Design mac_unit, start of the top module:
module mac_unit(input clk,en,clr,
                input [15:0]a,b,
                output [39:0]c);
wire [31:0]temp1;
mul_16x16 m1(clk,a,b,temp1);
accumulator a1(clk,en,clr,temp1,c);
endmodule
Size: about 2,300 cells after synthesis, roughly 170 flip-flops, ~75 I/O pins.
==> flow/config.mk <==
export PLATFORM = sky130hd
export DESIGN_NAME = mac_unit
export DESIGN_NICKNAME = mac_unit
export VERILOG_FILES = /design/flow/design.v
export SDC_FILE = /design/flow/constraint.sdc
export NUM_CORES = 4
export LEC_CHECK = 0
export ABC_AREA = 1
export CAP_MARGIN = 5
export CELL_PAD_IN_SITES_DETAIL_PLACEMENT = 0
export CELL_PAD_IN_SITES_GLOBAL_PLACEMENT = 0
export CORE_MARGIN = 2
export CORE_UTILIZATION = 72
export CTS_CLUSTER_DIAMETER = 103
export CTS_CLUSTER_SIZE = 34
export GPL_ROUTABILITY_DRIVEN = 0
export MAX_ROUTING_LAYER = met4
export PLACE_DENSITY_LB_ADDON = 0.01
export SETUP_SLACK_MARGIN = -1.06
export SLEW_MARGIN = 30
==> flow/constraint.sdc <==
create_clock -name core_clock -period 11.3 [get_ports {clk}]
set_input_delay 2.2600 -clock core_clock [delete_from_list [all_inputs] [get_ports {clk}]]
set_output_delay 2.2600 -clock core_clock [all_outputs]
set_load 0.01 [all_outputs]
run.sh (not shown) runs the stock make flow with config.mk's settings and CLKGATE_MAP_FILE=.
The first run completed and failed the layout checks on setup timing.
Change:
ABC_AREA = default   (was 1)
CELL_PAD_IN_SITES_DETAIL_PLACEMENT = default   (was 0)
CELL_PAD_IN_SITES_GLOBAL_PLACEMENT = default   (was 0)
CORE_ASPECT_RATIO = 1.05   (was default)
CORE_UTILIZATION = 44   (was 72)
CTS_CLUSTER_DIAMETER = default   (was 103)
CTS_CLUSTER_SIZE = default   (was 34)
GPL_ROUTABILITY_DRIVEN = default   (was 0)
MAX_ROUTING_LAYER = default   (was met4)
PLACE_DENSITY_LB_ADDON = default   (was 0.01)
SETUP_SLACK_MARGIN = default   (was -1.06)
clock period = 13.5 ns   (was 11.3 ns; I/O delays follow)
What happened:
- With this change the flow completed without violations
- die size increases by 47%
- area after synthesis decreases by 9.4%
- worst hold slack degrades by 0.0080 ns
- design area decreases by 10%
- non-clock buffer count decreases by 32
- wire length decreases by 32%
- utilization decreases by 34 points
- global-route usage decreases by 21 points
- setup slack improves by 2.4 ns
Change:
ABC_AREA = 1   (was default)
CAP_MARGIN = 20   (was 5)
CELL_PAD_IN_SITES_DETAIL_PLACEMENT = 2   (was default)
CELL_PAD_IN_SITES_GLOBAL_PLACEMENT = 3   (was default)
CORE_ASPECT_RATIO = 0.65   (was 1.05)
CORE_UTILIZATION = 17   (was 44)
CTS_CLUSTER_SIZE = 78   (was default)
GPL_ROUTABILITY_DRIVEN = 0   (was default)
GPL_TIMING_DRIVEN = 1   (was default)
HOLD_SLACK_MARGIN = 0.23   (was default)
MAX_ROUTING_LAYER = met4   (was default)
MIN_ROUTING_LAYER = met1   (was default)
PLACE_DENSITY_LB_ADDON = 0.16   (was default)
SLEW_MARGIN = 35   (was 30)
TNS_END_PERCENT = 40   (was default)
What happened: This time the run produced a layout that fails on setup timing. Design area increases by about a fifth. Via count increases by a quarter to a third. Clock-buffer cell count decreases by 2. Sequential share of layout area decreases by 2.8 points. First-iteration DRC count decreases by a few percent.
Change:
ABC_AREA = default   (was 1)
CELL_PAD_IN_SITES_DETAIL_PLACEMENT = default   (was 2)
CELL_PAD_IN_SITES_GLOBAL_PLACEMENT = default   (was 3)
CORE_ASPECT_RATIO = default   (was 0.65)
CORE_UTILIZATION = 37   (was 17)
CTS_CLUSTER_SIZE = default   (was 78)
GPL_ROUTABILITY_DRIVEN = default   (was 0)
GPL_TIMING_DRIVEN = default   (was 1)
HOLD_SLACK_MARGIN = default   (was 0.23)
MAX_ROUTING_LAYER = default   (was met4)
MIN_ROUTING_LAYER = default   (was met1)
PLACE_DENSITY_LB_ADDON = default   (was 0.16)
SLEW_MARGIN = 20   (was 35)
TNS_END_PERCENT = default   (was 40)
What happened: With this change the flow finished clean. Worst setup slack is better by 0.33 ns. Non-clock buffer count drops by 37. Critical path depth went down by 4. Wire length drops by 50%. Cell area is lower by 14%. Utilization rose by 22 points. Die size goes down by 58%.
